Design PMPD, start of the top module:
module PMPD(
    input wire clk,
    input wire rst_n,
    input wire sclk,
    input wire mosi,
    input wire ss,
    output wire miso,            
    output wire drive
);
    wire [63:0] state_buffer;
    wire pm;
    wire [15:0] rate_inst;
    wire [15:0] rate_avg;
    wire [7:0] bpm_short_avg;
    wire [7:0] bpm_long_avg;
    wire [5:0] rr_short_avg;
    wire [5:0] rr_long_avg;
    wire pedal_flag;
    wire expression_flag;
    wire bpm_flag;
    wire rr_flag;
    spi_8byte spi (
        .clk(clk),
        .rst_n(rst_n),
        .sclk(sclk),
        .mosi(mosi),
        .ss(ss), 
        .miso(miso), 
        .pm(pm),
        .rate_inst(rate_inst),
        .rate_avg(rate_avg),
        .bpm_short_avg(bpm_short_avg),
        .bpm_long_avg(bpm_long_avg),
        .rr_short_avg(rr_short_avg),
        .rr_long_avg(rr_long_avg),
        .pedal_flag(pedal_flag),
        .expression_flag(expression_flag),
        .bpm_flag(bpm_flag),
        .rr_flag(rr_flag),
        .rx_data(state_buffer)
    );
    wire tick_1hz;
    wire tick_10hz;
    multi_clock_divider prescaler(
        .clk(clk),
        .rst_n(rst_n),
        .tick_1hz(tick_1hz),
        .tick_10hz(tick_10hz)
    );
    check_pedal check_pedal(
        .clk(clk),
        .rst_n(rst_n),
        .tick_10hz(tick_10hz),
        .pedal_buffer(state_buffer[31:24]),
        .pedal_flag(pedal_flag),
        .rate_inst(rate_inst),
  ...
For scale: roughly 5,900 cells after synthesis, roughly 1,900 flip-flops, about 7 I/O pins, roughly 82,000 um^2 of cells after synthesis.
clock: 8.41 ns
lec_check: 0
abc_area: 0
cap_margin: 20
cell_pad_in_sites_detail_placement: 2
core_aspect_ratio: 0.69
core_margin: 6
core_utilization: 22
cts_cluster_diameter: 24
cts_cluster_size: 47
gpl_routability_driven: 0
hold_slack_margin: -0.08
max_routing_layer: met4
setup_slack_margin: 0.12
slew_margin: 25
run.sh (not shown) runs the stock make flow with config.mk's settings and CLKGATE_MAP_FILE=.
Next try:
Settings changed: ABC_AREA 0 to not set, CELL_PAD_IN_SITES_DETAIL_PLACEMENT 2 to not set, CORE_ASPECT_RATIO 0.69 to not set, CORE_MARGIN 6 to 2, CORE_UTILIZATION 22 to 69, CTS_CLUSTER_DIAMETER 24 to not set, GPL_ROUTABILITY_DRIVEN 0 to 1, HOLD_SLACK_MARGIN -0.08 to not set, MAX_ROUTING_LAYER met4 to not set, SLEW_MARGIN 25 to 20.
Clock period 8.41 ns to 5.33 ns, I/O delays scaled along.
What happened:
- With this change the flow finished but failed the layout checks on negative setup slack
- die area goes down by 69%
- critical path depth increases by 2
- non-clock buffer count rose by 351
- via count decreases by 6.1%
- maximum frequency climbs by 25%
- core utilization rises by 52 points
- wire length shrinks by 38%
- register-to-register slack gets worse by 1.5 ns
- combinational power rose by 55%

build 81:
PMPD again, from the RTL that the note above started with.
Settings: LEC_CHECK=0, ABC_AREA=1, CAP_MARGIN=20, CORE_MARGIN=2, CORE_UTILIZATION=72, CTS_CLUSTER_DIAMETER=397, CTS_CLUSTER_SIZE=10, PLACE_DENSITY_LB_ADDON=0.11, SLEW_MARGIN=20; clock period 4.72 ns.
[build 81] flow finished | final checks: failed | reasons: negative setup slack
## Diff of input files: build 67 against build 81
Settings: clearing ABC_AREA, which used to be 1; swapping 72 for 67 in CORE_UTILIZATION; clearing PLACE_DENSITY_LB_ADDON, which used to be 0.11; clearing CTS_CLUSTER_DIAMETER, which used to be 397; swapping 10 for 23 in CTS_CLUSTER_SIZE; swapping 4.72 for 4.45 in the clock period (ns, I/O delays scaled along).
Notes after the runs:
Each of build 67 and build 81 falls short of a clean finish. Completing all stages was not enough for build 67: its layout failed the final checks because of negative setup slack. The layout from build 81, despite a flow that completed every stage, fails the layout checks, with the failing checks listed as negative setup slack. Build 67 vs build 81: die area up by a few percent. Diff build 81 -> build 67 | first-pass iteration count of the detailed router | decrease of 3. Post-synth design cell area shrinks slightly when moving from build 81 to build 67. Build 67 vs build 81 — total clock buffers created by CTS dropped by more than 10%. Post-route core utilization on build 67 is down relative to build 81. Via count normalized by instance count: build 67 vs build 81 down about 0.46%. On build 67: maximum clock frequency is 5.0 MHz higher than what build 81 gave. When build 67 is measured against build 81, its non-clock buffer count turns out 51 lower. Build 67 gives less post-synth area from yosys stat than build 81 did. Measured against build 67, the met2 wirelength from detailed routing of build 81 comes out at 1.3 times the reference value.
Setup changes, build 67 to build 11
Settings: CTS_CLUSTER_SIZE removed (was 23); CORE_UTILIZATION changed from 67 to 40; the clock period (ns, I/O delays scaled along) changed from 4.45 to 10.0.
Results
- Build 11 was carried through to the last stage, and its layout satisfied the timing, design-rule and antenna checks.
- Build 67: complete, dirty (negative setup slack)
- Lower routability congestion estimate was reported by build 11, not build 67.
- Re worst path setup slack after routing: build 11 and build 67 aren't equal, and the higher value belongs to build 11.
- Cmp build 11 and build 67 / routed length per instance / lower: build 11
- Placeable core region: build 11 and build 67 compared, lower one is build 67
- Build 11 against build 67; wire length is down by a little under 10%.
- Build 11 vs. build 67: maximum clock frequency went down by 19%.
- Of build 11 and build 67, the lower fraction of area in registers belongs to build 67.
- Build 11: sequential share of power is 1.7 points lower than what build 67 reported.
- Compared with build 67, build 11 shows count of fill cells added during filler insertion that has gone up by more than 100%.
- Going from build 67 to build 11, the combinational fraction of design power was found to have gone down by 0.3 points.
- Comparing build 11 and build 67, the higher total power is on build 67.
#### Input delta (build 85 over build 11)
Settings: changing CORE_UTILIZATION from 40 to 21; changing the clock period (ns, I/O delays scaled along) from 10.0 to 15.2.
## What came out
- Per the comparison of build 85 with build 11, iteration tally of the first detailed-router pass went up; total power down 5.4 mW; number of cells on the worst reg-to-reg path has increased; switching power total now sits lower; first-pass GRT wire length went up by 9600 um.
- Comparing build 85 and build 11, the lower largest stage delay on the critical path is on build 11.
- Compared with build 11, in build 85 total routed wirelength moved up; x dimension of the die moved up; flip-flop count level; clock-buffer cell count moved down.
What build 74 does differently from build 85 at the input level:
Settings: an added ABC_AREA of 1; a change of CORE_UTILIZATION from 21 to 60; an added CTS_CLUSTER_SIZE of 98; a change of the clock period (ns, I/O delays scaled along) from 15.2 to 6.87.
Build 74 — count of fill cells added during filler insertion 72% lower, build 85 as reference. Comparing build 74 against build 85, there is no change at all in final count of negative-setup-slack endpoints. Relative to build 85, final worst-path setup slack has gone down in build 74. After synthesis and placement, the instance count of build 74 is below that of build 85. Comparing build 85 and build 74, the lower non-clock buffer count is on build 85. Changes observed in build 74 relative to build 85: logic gate share of total power saw an increase, final period demand of the worst path saw a decrease, total length of routed met2 wires saw an increase, static leakage power saw a decrease. Build 74 reports a higher core utilization than build 85 does.
The following lists how build 65 was set up differently from build 74:
Settings: a change of CORE_UTILIZATION from 60 to 72; a change of CTS_CLUSTER_SIZE from 98 to 31; an added SETUP_SLACK_MARGIN of 1.4; a change of ABC_AREA from 1 to 0; a change of the clock period (ns, I/O delays scaled along) from 6.87 to 4.91.
### Flow results
Summary of build 74 and build 65: one run falls short of a clean finish, namely build 65. What the final checks of build 65 revealed, after a flow that finished every stage, was a layout that fails on negative setup slack. Diff build 74 -> build 65 | maximum frequency | increase of about 2.7%. Relative to build 74, the overall power consumption of build 65 is higher by 38%. Build 65 vs build 74 — clock power rose about 36%. Re sequential power: build 74 was lower than build 65. Routed wire length sits lower in build 65 than in build 74. Higher global-route usage goes to build 65 over build 74. In build 65 the share of cell area taken by flip-flops and latches turned out 2.0 points lower than in build 74. Changes observed in build 65 relative to build 74: sum of met3 wire segment lengths after detailed routing saw a decrease, chip area saw a decrease. Of build 74 and build 65, build 65 shows the higher share of the clock period used by the worst path after layout, with build 74 below it. Comparing build 74 and build 65, final period demand of the worst path is lower on build 65.

## job 5436
Starting RTL as in the previous note.
Settings: LEC_CHECK=0, CAP_MARGIN=20, CORE_MARGIN=2, CORE_UTILIZATION=72, CTS_CLUSTER_SIZE=32, PLACE_DENSITY_LB_ADDON=0.0, SETUP_SLACK_MARGIN=1.29, SLEW_MARGIN=20; clock period 4.45 ns.
The layout from job 5436, despite a flow that completed every stage, fails the layout checks, with the failing checks listed as setup timing.
Setup changes, job 5436 to job 4105
# job 5436
export LEC_CHECK = 0
export CAP_MARGIN = 20
export CORE_MARGIN = 2
export CORE_UTILIZATION = 72
export CTS_CLUSTER_SIZE = 32
export PLACE_DENSITY_LB_ADDON = 0.0
export SETUP_SLACK_MARGIN = 1.29
export SLEW_MARGIN = 20
create_clock -name core_clock -period 4.45 [get_ports {clk}]
# job 4105
export LEC_CHECK = 0
export CAP_MARGIN = 20
export CORE_MARGIN = 2
export CORE_UTILIZATION = 40
export SLEW_MARGIN = 20
create_clock -name core_clock -period 8.01 [get_ports {clk}]
==> comparison <==
- Summary of job 5436 and job 4105: one run falls short of a clean finish, namely job 5436.
- Ratio of final minimum period to clock period: job 4105 < job 5436
- Number of signal-net buffers in the layout, job 4105 vs job 5436: down by more than half
- Job 4105 vs job 5436: buffer and inverter count on the worst path down in job 4105
- Top achievable clock speed was lower in the run labelled job 4105.
- Global-route wire length before repair came out lower on job 4105 than on job 5436.
- [compare] base=job 5436 new=job 4105: number of clock buffers inserted by TritonCTS now larger; post-CTS resize count shows a reduction of 191; core utilization at floorplan went down.
Input-level comparison between job 9425 and job 4105:
# job 4105
export LEC_CHECK = 0
export CAP_MARGIN = 20
export CORE_MARGIN = 2
export CORE_UTILIZATION = 40
export SLEW_MARGIN = 20
create_clock -name core_clock -period 8.01 [get_ports {clk}]
# job 9425
export LEC_CHECK = 0
export CAP_MARGIN = 20
export CORE_MARGIN = 2
export CORE_UTILIZATION = 37
export SLEW_MARGIN = 20
create_clock -name core_clock -period 8.01 [get_ports {clk}]
==> results <==
- Job 4105 has completed all stages; timing, DRC and antenna checks passed.
- Job 9425 has completed all stages; timing, DRC and antenna checks passed.
- Comparing design area for job 4105 and job 9425, the bigger number came from job 9425.
- [compare] base=job 4105 new=job 9425: sequential share of cell area went down, setup slack now sits higher, via count has remained practically unchanged, clock period minus final worst setup slack went down 0.027 ns.
- Routed length on met2 | job 9425 above job 4105
- Against job 4105, job 9425 reports a largest net degree at the start of global routing that is higher.
- On fmax, the higher figure sits with job 9425, not job 4105.
- The higher core occupancy in the finished layout of job 4105 and job 9425 is in job 4105.
Here is what was changed in the inputs of job 1905 compared with job 9425.
# job 9425
export LEC_CHECK = 0
export CAP_MARGIN = 20
export CORE_MARGIN = 2
export CORE_UTILIZATION = 37
export SLEW_MARGIN = 20
create_clock -name core_clock -period 8.01 [get_ports {clk}]
# job 1905
export LEC_CHECK = 0
export CAP_MARGIN = 20
export CORE_MARGIN = 2
export CORE_UTILIZATION = 67
export CTS_CLUSTER_SIZE = 25
export SLEW_MARGIN = 20
create_clock -name core_clock -period 4.45 [get_ports {clk}]
Notes after the runs:
Total wire length after detailed routing, job 1905 and job 9425: smaller value in job 9425
On job 1905: number of CTS-inserted buffers is 17 lower than what job 9425 gave.
What job 9425 reported for number of clock buffer instances in the layout has to be multiplied by 0.939 to get the figure for job 1905.
Number of diodes added for antenna fixing, job 1905 and job 9425: smaller value in job 1905
Comparing job 1905 and job 9425, the lower share of cell area taken by flip-flops and latches was measured on job 1905.
Per the comparison of job 1905 with job 9425, net switching power higher, first-pass GRT wire length now larger.
STATUS run=job 1905 STAGES=ALL_DONE FINAL_CHECKS=FAILED CAUSE=setup timing
No activity file was given, so power comes from the tool's default toggle rates.
